Design audio_core, start of the top module:
module audio_core
(
	input AUD_BCLK,
	input rst,
	input [2:0]SW,
	input AUD_ADCLRCK,
	input AUD_ADCDAT,
	input AUD_DACLRCK,
	output AUD_DACDAT
);
clock: 16.2 ns
lec_check: 0
abc_area: 1
cap_margin: 5
cell_pad_in_sites_detail_placement: 0
core_aspect_ratio: 0.87
core_margin: 3
core_utilization: 71
cts_cluster_diameter: 206
cts_cluster_size: 73
hold_slack_margin: 0.02
setup_slack_margin: 4.71
slew_margin: 0
tns_end_percent: 40
run.sh (not shown) runs the stock make flow with config.mk's settings and CLKGATE_MAP_FILE=.
The baseline failed in global routing.
Rerun with:
Settings changed: ABC_AREA 1 to default, CAP_MARGIN 5 to 20, CELL_PAD_IN_SITES_DETAIL_PLACEMENT 0 to default, CORE_ASPECT_RATIO 0.87 to default, CORE_MARGIN 3 to 2, CORE_UTILIZATION 71 to 40, CTS_CLUSTER_DIAMETER 206 to default, CTS_CLUSTER_SIZE 73 to default, HOLD_SLACK_MARGIN 0.02 to default, SETUP_SLACK_MARGIN 4.71 to default, SLEW_MARGIN 0 to 20, TNS_END_PERCENT 40 to default.
Clock period 16.2 ns to 27.7 ns, I/O delays scaled along.
The new run produced a clean layout.
Area after synthesis rises by roughly a tenth.
Die size rises by well over a third.
Synthesized cell count falls by a little under a tenth.
Rerun with:
Settings changed: CORE_UTILIZATION 40 to 54, SETUP_SLACK_MARGIN from default to 4.52.
Clock period 27.7 ns to 15.4 ns, I/O delays scaled along.
The changed run finished with negative setup slack left.
Global-route usage grows by 16 points.
Non-clock buffer count goes up by 2973.
Sequential cell count does not change.
Setup slack loses 8400 ps.
Design area grows by 49%.
Synthesized cell count is unchanged.
Rerun with:
Settings changed: CAP_MARGIN 20 to 15, CORE_UTILIZATION 54 to 71, MAX_ROUTING_LAYER from default to met4, SETUP_SLACK_MARGIN 4.52 to default.
Clock period 15.4 ns to 18.5 ns, I/O delays scaled along.
This time the run stopped in global routing with GRT-0232.
Synthesized cell count is unchanged.
Die area drops by about 24%.
Synthesized area stays the same.
Rerun with:
Settings changed: CAP_MARGIN 15 to 20, CORE_UTILIZATION 71 to 58, CTS_CLUSTER_DIAMETER from default to 192, CTS_CLUSTER_SIZE from default to 53, MAX_ROUTING_LAYER met4 to default.
Clock period 18.5 ns to 13.4 ns, I/O delays scaled along.
The new run aborted during global routing (GRT-0232).
Die area went up by about a fifth.
Synthesized cell count is unchanged.
Area after synthesis is unchanged.

== job 2840 ==
The RTL this note starts from:
==> flow/design.v <==
module AudioADC
(
input rst,  
input AUD_BCLK,  
input AUD_ADCLRCK,  
input AUD_ADCDAT,  
output reg done,
output reg [31:0]digital_signal_out
);
parameter START = 3'd0, RECIEVE = 3'd1, DONE = 3'd2, ERROR = 3'd3;
reg [2:0]S, NS;
reg [4:0]bits_left;
reg [31:0]temp_data;
always @(posedge AUD_BCLK or negedge rst)
begin
	if(rst == 1'b0)
		S <= START;
	else
		S <= NS;
end
always @ (posedge AUD_BCLK or negedge rst)
begin
	if(rst == 0)
	begin
		done <= 1'b0;
		bits_left <= 5'd31;
		digital_signal_out <= 31'd0;
	end
	else		
		case(S)
			START: 
			begin
				done <= 1'b0;
				bits_left <= 5'd31;
			end
			RECIEVE:
			begin
				bits_left <= bits_left - 5'd1;
				temp_data[bits_left] <= AUD_ADCDAT;
			end	
			DONE:
			begin
				done <= 1'b1;
				bits_left <= 5'd31;			
				digital_signal_out <= temp_data;
			end	
		endcase
end
always @ (*)
begin
	case (S)
		START:
		begin
			if(AUD_ADCLRCK == 1'd1)
				NS = RECIEVE;
			else
				NS = START;
		end
		RECIEVE:
		begin
			if(bits_left == 5'd0)
				NS = DONE;
			else
				NS = RECIEVE;
		end
		DONE: NS = START;
		ERROR: NS = ERROR;
		default: NS = ERROR;
	endcase
end
endmodule
module AudioDAC
(
input rst,
input AUD_BCLK,  
input AUD_DACLRCK,  
input [31:0]digital_signal_in,
output reg done,
output reg AUD_DACDAT  
);
parameter START = 3'd0, SEND = 3'd1, DONE = 3'd2, ERROR = 3'd3;
reg [2:0]S, NS;
reg [4:0]bits_left;
reg [31:0]temp_data;
always @(posedge AUD_BCLK or negedge rst)
begin
	if(rst == 1'b0)
		S <= START;
	else
		S <= NS;
end
always @ (posedge AUD_BCLK or negedge rst)
begin
	if(rst == 0)
		begin
			done <= 1'b0;
			bits_left <= 5'd31;
			temp_data <= 32'd0;
		end
	else
		case(S)
			START:
			begin
				done <= 1'b0;
				bits_left <= 5'd31;
				temp_data <= digital_signal_in;
			end
			SEND: bits_left <= bits_left - 5'd1;
			DONE:
			begin
				done <= 1'b1;				
				bits_left <= 5'd31;
			end
		endcase
end
always @ (*)
begin
	AUD_DACDAT = temp_data[bits_left];
	case (S)
		START:
		begin
			if(AUD_DACLRCK == 1)
				NS = SEND;
			else
				NS = START;	
		end
		SEND:
		begin
			if(bits_left == 5'd0)
				NS = DONE;
			else
				NS = SEND;
		end
		DONE: NS = START;
		ERROR: NS = ERROR;
		default: NS = ERROR;
	endcase
end
endmodule
module LowPassFilter
(
input rst,
input AUDIO_CLK, 
input AUD_DACLRCK, 
input [31:0]currentADCData,
output reg [31:0]lowPassFilterOutput
);
reg [31:0]lastAudioIn;
reg [31:0]lastOutput;
wire signed [31:0]leftAudio = {{16{currentADCData[31]}}, currentADCData[31:16]};
wire signed [31:0]leftLastOutput = {{16{lastOutput[31]}}, lastOutput[31:16]};
reg signed [31:0]leftResult;
wire signed [31:0]rightAudio = { {16{currentADCData[15]}}, currentADCData[15:0]};
wire signed [31:0]rightLastOutput = {{16{lastOutput[15]}}, lastOutput[15:0]};
reg signed [31:0]rightResult;
always @ (*)
begin
	leftResult = (($signed(32'd16) * $signed(leftAudio)) / $signed(32'd141)) + (($signed(32'd125) * $signed(leftLastOutput)) / $signed(32'd141));
	rightResult = (($signed(32'd16) * $signed(rightAudio)) / $signed(32'd141)) + (($signed(32'd125) * $signed(rightLastOutput)) / $signed(32'd141));
	lowPassFilterOutput[31:16] = leftResult[15:0];
	lowPassFilterOutput[15:0] =  rightResult[15:0];
end
always @ (posedge AUDIO_CLK or negedge rst)
begin	
	if(rst == 0)
		lastOutput <= 32'd0;
	else 
		if(AUD_DACLRCK == 1'b1)
			lastOutput <= lowPassFilterOutput;
end
endmodule
module HighPassFilter
(
input rst,
input AUDIO_CLK, 
input AUD_DACLRCK,  
input [31:0]currentADCData,
output reg [31:0]highPassFilterOutput
);
reg [31:0]lastAudioIn;
reg [31:0]lastOutput;
wire signed [31:0]leftAudio = {{16{currentADCData[31]}}, currentADCData[31:16]};
wire signed [31:0]leftLastOutput = {{16{lastOutput[31]}}, lastOutput[31:16]};
wire signed [31:0]leftLastInput = { {16{lastAudioIn[31]}}, lastAudioIn[31:16]};
reg signed [31:0]leftResult;
wire signed [31:0]rightAudio = {{16{currentADCData[15]}}, currentADCData[15:0]};
wire signed [31:0]rightLastOutput = {{16{lastOutput[15]}}, lastOutput[15:0]};
wire signed [31:0]rightLastInput = {{16{lastAudioIn[15]}}, lastAudioIn[15:0]};
reg signed [31:0]rightResult;
always @ (*)
begin
	leftResult = (($signed(32'd16) * ($signed(leftLastOutput) + $signed(leftAudio) - $signed(leftLastInput))) / $signed(32'd141));
	rightResult = (($signed(32'd16) * ($signed(rightLastOutput) + $signed(rightAudio) - $signed(rightLastInput))) / $signed(32'd141));
	highPassFilterOutput[31:16] = leftResult[15:0];
	highPassFilterOutput[15:0] =  rightResult[15:0];
end
always @ (posedge AUDIO_CLK or negedge rst)
begin	
	if(rst == 0)
	begin
		lastOutput <= 32'd0;
		lastAudioIn <= 32'd0;
	end
	else 
		if(AUD_DACLRCK == 1'b1)
		begin
			lastOutput <= highPassFilterOutput;
			lastAudioIn <= currentADCData;
		end
end
endmodule
module EchoFilter
(
input rst,
input AUDIO_CLK, 
input AUD_DACLRCK, 
input [31:0]currentADCData,
output reg [31:0]echoFilterOutput
);
reg [31:0]lastAudioIn;
wire signed [31:0]leftAudio = {{16{currentADCData[31]}}, currentADCData[31:16]};
wire signed [31:0]leftLastInput = {{16{lastAudioIn[31]}}, lastAudioIn[31:16]};
reg signed [31:0]leftResult;
wire signed [31:0]rightAudio = {{16{currentADCData[15]}}, currentADCData[15:0]};
wire signed [31:0]rightLastInput = {{16{lastAudioIn[15]}}, lastAudioIn[15:0]};
reg signed [31:0]rightResult;
always @ (*)
begin
	leftResult = (($signed(32'd3) * $signed(leftLastInput)) / $signed(32'd4)) + $signed(leftAudio) ;
	rightResult = (($signed(32'd3) * $signed(rightLastInput)) / $signed(32'd4)) + $signed(rightAudio);
	echoFilterOutput[31:16] = leftResult[15:0];
	echoFilterOutput[15:0] =  rightResult[15:0];
end
always @ (posedge AUDIO_CLK or negedge rst)
begin	
	if(rst == 0)
		lastAudioIn <= 32'd0;
	else 
		if(AUD_DACLRCK == 1'b1)
			lastAudioIn <= currentADCData;
end
endmodule
module audio_core
(
	input AUD_BCLK,
	input rst,
	input [2:0]SW,
	input AUD_ADCLRCK,
	input AUD_ADCDAT,
	input AUD_DACLRCK,
	output AUD_DACDAT
);
wire DACDone;
wire ADCDone;
wire [31:0]currentADCData;
reg [31:0]currentDACData;
AudioDAC myDAC(
	rst,  
	AUD_BCLK,  
	AUD_DACLRCK,  
	currentDACData,  
	DACDone,  
	AUD_DACDAT  
);
AudioADC myADC(
	rst,  
	AUD_BCLK,  
	AUD_ADCLRCK,  
	AUD_ADCDAT,  
	ADCDone,  
	currentADCData  
);
wire [31:0]lowPassFilterOutput;
LowPassFilter lowpass(rst, AUD_BCLK, AUD_DACLRCK, currentADCData, lowPassFilterOutput);
wire [31:0]highPassFilterOutput;
HighPassFilter highpass(rst, AUD_BCLK, AUD_DACLRCK, currentADCData, highPassFilterOutput);
wire [31:0]echoFilterOutput;
EchoFilter echo(rst, AUD_BCLK, AUD_DACLRCK, currentADCData, echoFilterOutput);
always @(*)
begin
	case({SW[2], SW[1], SW[0]})
		3'b001: currentDACData = lowPassFilterOutput; 
		3'b010: currentDACData = highPassFilterOutput; 
		3'b100: currentDACData = echoFilterOutput; 
		default: currentDACData = currentADCData;
	endcase
end
endmodule
make LEC_CHECK=0 CAP_MARGIN=20 CORE_MARGIN=2 CORE_UTILIZATION=40 SLEW_MARGIN=20 finish   # period 40.0 ns
Per the final summary, job 2840 finished and its layout is clean on timing, DRC and antenna.
The following lists how job 9200 was set up differently from job 2840:
Settings: a change of CORE_UTILIZATION from 40 to 71; a change of the clock period (ns, I/O delays scaled along) from 40.0 to 22.7.
### Flow results
Higher floorplan row count was reported by job 2840, not job 9200. On job 9200: post-cts gate resize count is 57 higher than what job 2840 gave. Measured against each other, job 9200 and job 2840 differ in number of buffers added by the clock tree synthesis step, the lower figure coming from job 9200. Horizontal extent of the die (job 2840 / job 9200): 1.3. Period utilization ends up lower on job 2840. Relative to job 2840, count of fill cells added during filler insertion has gone down in job 9200.
> inputs changed (job 9200 -> job 3251)
Settings: CORE_UTILIZATION changed from 71 to 65; the clock period (ns, I/O delays scaled along) changed from 22.7 to 16.9.
[summary]
Job 3251 did not finish: a tool error stopped it during global routing (5_1_grt). Tally of unique sky130hd cells used after synthesis came out exactly the same in job 9200 and job 3251. Job 3251 vs job 9200: setup fix buffers added after clock tree synthesis up by more than 100%. From job 9200 to job 3251 the numbers moved as follows: async set or reset register ratio after synthesis essentially unchanged, vertical extent of the die increased about 4.4%, core utilization at floorplan decreased 5.7 points.
What job 3125 does differently from job 3251 at the input level:
Settings: putting GPL_ROUTABILITY_DRIVEN at 0 where nothing was set; putting SETUP_SLACK_MARGIN at -2.0 where nothing was set; swapping 65 for 40 in CORE_UTILIZATION; swapping 16.9 for 40.0 in the clock period (ns, I/O delays scaled along).
## What came out
Status | job 3125 and job 3251 | clean except job 3251
The run showing the smaller area of the die is job 3251.
Reported for job 3125 and job 3251, chip area line of the yosys report turned out identical to the last digit.
Maximum clock path buffer count: job 3125 vs job 3251 — no meaningful difference
Job 3125 -> job 3251: number of flops mapped to enable cells by yosys delta 0, exact match
From job 3251 to job 3125 the numbers moved as follows: die extent in y up about 27%; floorplan utilization down 25 points.
Looking at post-CTS repair timing setup buffer count across job 3125 and job 3251, the one that comes out lower is job 3125.
